==> flow/design.v (excerpt) <==
module datapath(output [6:0] display, days, output [3:0] segment, output am, pm, dblink, Sound, Vcc_out, input Next, Up, SetTime, SetAlarm, Snooze, Stop, Mute, Clr, Clk_sys);
Size in the first run: roughly 1500 cells after synthesis, about 220 flip-flops, about 14000 um^2 of cells after synthesis.
make LEC_CHECK=0 CAP_MARGIN=40 CELL_PAD_IN_SITES_DETAIL_PLACEMENT=1 CELL_PAD_IN_SITES_GLOBAL_PLACEMENT=1 CORE_MARGIN=2 CORE_UTILIZATION=41 GPL_TIMING_DRIVEN=1 PLACE_DENSITY_LB_ADDON=0.05 SETUP_SLACK_MARGIN=-0.1 SLEW_MARGIN=20 finish   # period 4.66 ns
run.sh (not shown) runs the stock make flow with config.mk's settings and CLKGATE_MAP_FILE=.
The starting point finished clean.
Rerun with:
Settings changed: ABC_AREA set to 1, CAP_MARGIN 40 to 20, CELL_PAD_IN_SITES_DETAIL_PLACEMENT 1 to unset, CELL_PAD_IN_SITES_GLOBAL_PLACEMENT 1 to unset, CORE_UTILIZATION 41 to 72, GPL_TIMING_DRIVEN 1 to unset, PLACE_DENSITY_LB_ADDON 0.05 to unset, SETUP_SLACK_MARGIN -0.1 to unset.
Clock period 4.66 ns to 4.68 ns, I/O delays scaled along.
Sequential power drops by about 5%. Total power is lower by 1.6%. Register-to-register slack is worse by 680 ps. Final area went down by 2.9%. Worst setup slack is better by 360 ps.
Rerun with:
Settings changed: ABC_AREA 1 to unset, CAP_MARGIN 20 to 30, CTS_CLUSTER_DIAMETER set to 389, CTS_CLUSTER_SIZE set to 18, PLACE_DENSITY_LB_ADDON set to 0.0, SETUP_SLACK_MARGIN set to 1.2, SLEW_MARGIN 20 to 10.
Power fell by roughly a tenth. Design area fell slightly. Utilization fell by 0.35 points.
Rerun with:
Settings changed: CAP_MARGIN 30 to 0, CTS_CLUSTER_DIAMETER 389 to unset, CTS_CLUSTER_SIZE 18 to 19, PLACE_DENSITY_LB_ADDON 0.0 to 0.28, SETUP_SLACK_MARGIN 1.2 to 1.13, SLEW_MARGIN 10 to 20.
What happened: The changed run produced a clean layout. Die size is unchanged. Cell count rises by 1.6%. Synthesized area is unchanged. Maximum frequency came out higher by 0.65%. Critical path depth fell by 3. Core utilization climbs by 2.3 points. Via count goes up by 1.8%. Register-to-register slack gets worse by 160 ps. Non-clock buffer count goes up by 2.
Rerun with:
Settings changed: ABC_AREA set to 1, CAP_MARGIN 0 to 20, CORE_ASPECT_RATIO set to 1.42, CTS_CLUSTER_SIZE 19 to 10, PLACE_DENSITY_LB_ADDON 0.28 to 0.17, SETUP_SLACK_MARGIN 1.13 to 1.38.
The changed run finished with timing, DRC and antenna clean.
Clock power fell by 14%.
Setup slack is better by 480 ps.
Flip-flop count does not change.
Via count rose by 20%.
Register-to-register slack is better by 300 ps.
Final area rose by 0.56%.
Rerun with:
Settings changed: CORE_ASPECT_RATIO 1.42 to 1.39, PLACE_DENSITY_LB_ADDON 0.17 to 0.12.
Design area went down by 0.56%.
Critical path depth went down by 4.
Sequential power went up by about 2%.

========
fjord:
Starting RTL as in the previous note.
export LEC_CHECK = 0
export ABC_AREA = 1
export CAP_MARGIN = 40
export CORE_MARGIN = 2
export CORE_UTILIZATION = 71
export CTS_CLUSTER_SIZE = 13
export MAX_ROUTING_LAYER = met4
export PLACE_DENSITY = 0.47
export SETUP_SLACK_MARGIN = 2.17
export SLEW_MARGIN = 20
export TNS_END_PERCENT = 5
create_clock -name core_clock -period 5.69 [get_ports {Clk_sys}]
Modified inputs, willow compared to fjord
Settings: removing SETUP_SLACK_MARGIN (formerly 2.17); changing PLACE_DENSITY from 0.47 to 0.64; removing ABC_AREA (formerly 1); removing CTS_CLUSTER_SIZE (formerly 13); changing CORE_UTILIZATION from 71 to 72; removing TNS_END_PERCENT (formerly 5); removing MAX_ROUTING_LAYER (formerly met4); changing CAP_MARGIN from 40 to 20; changing the clock period (ns, I/O delays scaled along) from 5.69 to 11.4.
==> results <==
Comparing willow and fjord, the higher die size is on fjord. From fjord to willow the numbers moved as follows: worst setup slack increased by 3050 ps relative to the old numbers; clock group share of total power now sits higher; routed length on met2 down about 14%; final standard cell area without fillers went down by about 6%; slew at the pin closest to its max-slew limit went up by 320 ps.
Input changes introduced in nickel (baseline for comparison: willow):
Settings: PLACE_DENSITY no longer set, was 0.64; SETUP_SLACK_MARGIN now 1.23, previously not set; CORE_UTILIZATION now 70, was 72; the clock period (ns, I/O delays scaled along) now 4.69, was 11.4.
[summary]
- Final cycle utilization of the critical path, nickel and willow: higher on nickel
- Final worst hold slack in nickel is 36 ps below willow.
- Highest-power group = sequential cells: willow; highest-power group = combinational logic: nickel
- Register cell area after layout delta (nickel -> willow): insignificant
- In nickel the share of power burned in the clock network turned out 1.0 points lower than in willow.
- Run comparison: nickel last element of the critical path display[3]; willow last element of the critical path display[6]
- Looking at nickel and willow, the global-route usage is a wash.
- nickel vs. willow: area of the die now sits higher, maximum vdd drop now sits higher, worst path setup slack after routing now sits lower.
- When nickel is measured against willow, its non-clock buffer count turns out 94% higher.
- From nickel to willow, sequential fraction of the synthesis area did not move at all.
- nickel vs willow — routed wire length climbed by a few percent
The following lists how quartz was set up differently from nickel:
Settings: an added CTS_CLUSTER_SIZE of 28; an added PLACE_DENSITY_LB_ADDON of 0.0; an added CTS_CLUSTER_DIAMETER of 366; a change of SETUP_SLACK_MARGIN from 1.23 to 1.35; a change of the clock period (ns, I/O delays scaled along) from 4.69 to 4.68.
## What came out
Clock slew seen by the registers of the worst setup and hold paths: quartz > nickel
Cmp quartz vs nickel: register-to-register slack higher in quartz
Comparing quartz against nickel, there is no change at all in buffer levels on the longest clock path.
Diff nickel -> quartz: number of clock buffers in the layout shows a reduction of 20; cell count decreased by 34 relative to the old numbers.

========
## run A
Starting RTL as in the previous note.
clock: 20.0 ns
lec_check: 0
cap_margin: 20
cell_pad_in_sites_global_placement: 1
core_margin: 2
core_utilization: 40
cts_cluster_diameter: 46
cts_cluster_size: 70
gpl_routability_driven: 1
max_routing_layer: met4
slew_margin: 20
Input-level comparison between run B and run A:
==> flow/config.mk <==
export PLATFORM = sky130hd
export DESIGN_NAME = datapath
export DESIGN_NICKNAME = datapath
export VERILOG_FILES = /design/flow/design.v
export SDC_FILE = /design/flow/constraint.sdc
export NUM_CORES = 4
export LEC_CHECK = 0
export CAP_MARGIN = 5
export CELL_PAD_IN_SITES_GLOBAL_PLACEMENT = 3
export CORE_ASPECT_RATIO = 1.43
export CORE_MARGIN = 9
export CORE_UTILIZATION = 61
export CTS_CLUSTER_DIAMETER = 349
export HOLD_SLACK_MARGIN = 0.24
export MAX_ROUTING_LAYER = met4
export PLACE_DENSITY_LB_ADDON = 0.02
export SLEW_MARGIN = 20
export TNS_END_PERCENT = 70
Tool error FLW-0024 stopped run B during global placement without I/O; no final results. Sort run A and run B by vertical die dimension, descending, and run B comes first. Compared with run A, in run B post-synthesis net count was more or less identical; die area went down by 7800 um^2; flip-flop and latch count after synthesis was more or less identical; core utilization before placement went up by 21 points.
Relative to run B, the following input files were edited for run C:
==> flow/config.mk <==
export PLATFORM = sky130hd
export DESIGN_NAME = datapath
export DESIGN_NICKNAME = datapath
export VERILOG_FILES = /design/flow/design.v
export SDC_FILE = /design/flow/constraint.sdc
export NUM_CORES = 4
export LEC_CHECK = 0
export CAP_MARGIN = 20
export CORE_MARGIN = 2
export CORE_UTILIZATION = 40
export SLEW_MARGIN = 20
==> flow/constraint.sdc <==
create_clock -name core_clock -period 5.19 [get_ports {Clk_sys}]
set_input_delay 1.0380 -clock core_clock [delete_from_list [all_inputs] [get_ports {Clk_sys}]]
set_output_delay 1.0380 -clock core_clock [all_outputs]
set_load 0.01 [all_outputs]
==> comparison <==
XOR/XNOR share of the synthesized area: run B vs run C identical. Chip area estimate from yosys synthesis: run C vs run B identical. Run C against run B; die boundary width is up by more than a quarter. Comparing total number of placement rows for run C and run B, the bigger number came from run C. Run B → run C: area of the core region +52%; number of cells produced by synthesis saw little to no change; synthesized area about even; area enclosed by the die boundary grew by 27%. Run C ran to completion and came out clean on the timing, design-rule and antenna checks. Vertical die dimension was higher in the run labelled run B.
Input-level comparison between run D and run C:
--- a/flow/config.mk
+++ b/flow/config.mk
@@ -6,6 +6,7 @@
 export NUM_CORES = 4
 export LEC_CHECK = 0
-export CAP_MARGIN = 20
+export CAP_MARGIN = 5
 export CORE_MARGIN = 2
 export CORE_UTILIZATION = 40
+export HOLD_SLACK_MARGIN = 0.24
 export SLEW_MARGIN = 20
==> flow/constraint.sdc <==
create_clock -name core_clock -period 20.0 [get_ports {Clk_sys}]
set_input_delay 4.0000 -clock core_clock [delete_from_list [all_inputs] [get_ports {Clk_sys}]]
set_output_delay 4.0000 -clock core_clock [all_outputs]
set_load 0.01 [all_outputs]
### Flow results
- Comparing run C and run D, the higher power is on run C.
- Between run D and run C, the via count figures differ only marginally.
- Changes observed in run D relative to run C: register-to-register slack now larger, total wirelength of the detailed-routed design has decreased, utilization shrank by 0.38 points.

========
Setup of run 1:
datapath again, from the RTL that the note above started with.
Settings: LEC_CHECK=0, CAP_MARGIN=0, CORE_MARGIN=2, CORE_UTILIZATION=72, CTS_CLUSTER_DIAMETER=39, PLACE_DENSITY=0.64, SETUP_SLACK_MARGIN=3.3, SLEW_MARGIN=20; clock period 11.4 ns.
Having completed the whole flow, run 1 delivered a layout that passed the timing, design-rule and antenna checks.
Inputs modified between run 1 and run 2:
# run 1
export LEC_CHECK = 0
export CAP_MARGIN = 0
export CORE_MARGIN = 2
export CORE_UTILIZATION = 72
export CTS_CLUSTER_DIAMETER = 39
export PLACE_DENSITY = 0.64
export SETUP_SLACK_MARGIN = 3.3
export SLEW_MARGIN = 20
create_clock -name core_clock -period 11.4 [get_ports {Clk_sys}]
# run 2
export LEC_CHECK = 0
export CAP_MARGIN = 20
export CORE_MARGIN = 2
export CORE_UTILIZATION = 64
export SLEW_MARGIN = 20
create_clock -name core_clock -period 13.5 [get_ports {Clk_sys}]
Findings:
Summary of run 2 over run 1: worst setup slack rose by 1610 ps, standby leakage power fell by 1.8%.
Wire: run 2 routes less than run 1
Between run 2 and run 1, the cell internal power dissipation is lower for run 2.
Compared to run 1, run 2 has arrival time at the worst endpoint 70 ps higher.
Input-level comparison between run 3 and run 2:
# run 2
export LEC_CHECK = 0
export CAP_MARGIN = 20
export CORE_MARGIN = 2
export CORE_UTILIZATION = 64
export SLEW_MARGIN = 20
create_clock -name core_clock -period 13.5 [get_ports {Clk_sys}]
# run 3
export LEC_CHECK = 0
export CAP_MARGIN = 15
export CORE_MARGIN = 2
export CORE_UTILIZATION = 66
export SETUP_SLACK_MARGIN = 1.37
export SLEW_MARGIN = 20
create_clock -name core_clock -period 5.22 [get_ports {Clk_sys}]
- Run 3 finished end to end and its layout was clean on timing, DRC and antenna.
- After synthesis and placement, the instance count of run 3 is above that of run 2.
- Run 2 vs run 3, group drawing the most power: sequential cells vs combinational logic
- Lower via count of the first global-routing pass was reported by run 2, not run 3.
- Share of final layout cell area taken by non-clock buffers (run 3 over run 2): increase, 1.4 points
- Run 3 gives more met3 wire length than run 2 did.
Edits applied to the flow inputs when going from run 3 to run 4:
# run 3
export LEC_CHECK = 0
export CAP_MARGIN = 15
export CORE_MARGIN = 2
export CORE_UTILIZATION = 66
export SETUP_SLACK_MARGIN = 1.37
export SLEW_MARGIN = 20
create_clock -name core_clock -period 5.22 [get_ports {Clk_sys}]
# run 4
export LEC_CHECK = 0
export CAP_MARGIN = 20
export CORE_MARGIN = 2
export CORE_UTILIZATION = 40
export SETUP_SLACK_MARGIN = 2.18
export SLEW_MARGIN = 20
create_clock -name core_clock -period 8.42 [get_ports {Clk_sys}]
Notes after the runs:
- Run 4 reports a higher maximum number of pins on one net before global-route repair than run 3 does.
- Run 3 → run 4: clock network power share down 0.4 points, ratio of routed vias to standard cells -11%.
What run 5 does differently from run 4 at the input level:
# run 4
export LEC_CHECK = 0
export CAP_MARGIN = 20
export CORE_MARGIN = 2
export CORE_UTILIZATION = 40
export SETUP_SLACK_MARGIN = 2.18
export SLEW_MARGIN = 20
create_clock -name core_clock -period 8.42 [get_ports {Clk_sys}]
# run 5
export LEC_CHECK = 0
export CAP_MARGIN = 20
export CORE_MARGIN = 2
export CORE_UTILIZATION = 58
export SLEW_MARGIN = 20
create_clock -name core_clock -period 8.42 [get_ports {Clk_sys}]
Results
- For inserted tap cell count, dividing the value from run 5 by the value from run 4 gives 0.71.
- In the reports for run 4 and run 5, the smaller final critical-path required period belongs to run 4.
- Between run 4 and run 5, the power of the sequential group does not differ in any meaningful way.
- In the flow results for run 4 and run 5, the period utilization is smaller on run 4.
- Run 5 ended up with sky130_fd_sc_hd__dfrtp_2 as its worst-path cell with the longest stage delay; run 4 ended up with sky130_fd_sc_hd__clkdlybuf4s50_1.
- Diff run 4 -> run 5: maximum frequency went down 7.3 MHz; total power picked up an extra 1.5%; non-clock buffer count in the final layout now sits higher.
Input-level comparison between run 6 and run 5:
# run 5
export LEC_CHECK = 0
export CAP_MARGIN = 20
export CORE_MARGIN = 2
export CORE_UTILIZATION = 58
export SLEW_MARGIN = 20
create_clock -name core_clock -period 8.42 [get_ports {Clk_sys}]
# run 6
export LEC_CHECK = 0
export CAP_MARGIN = 20
export CORE_MARGIN = 2
export CORE_UTILIZATION = 65
export SLEW_MARGIN = 20
create_clock -name core_clock -period 5.47 [get_ports {Clk_sys}]
--- outcome ---
- Going from run 5 to run 6, pre-placement core utilization went up by 8.2 points, detailed route wirelength on metal3 went up by 57%, HPWL reported at the end of detailed placement went up by 1.5%, maximum vdd ir drop went up by 86%, fraction of power consumed by combinational cells went down by 1.0 points.
- Run 6 | status: complete | timing, DRC, antenna: pass
- Against run 5, run 6 comes in 1 lower on total stage count of the critical path.
- Compared with run 5, run 6 shows row count that has gone down by a little under 10%.
- Diff run 6..run 5 | synthesized instance count | unchanged
- The final reports for run 6 and run 5 show sequential cell fraction of total power higher in the former.
Power is estimated from default activity; no workload was simulated.
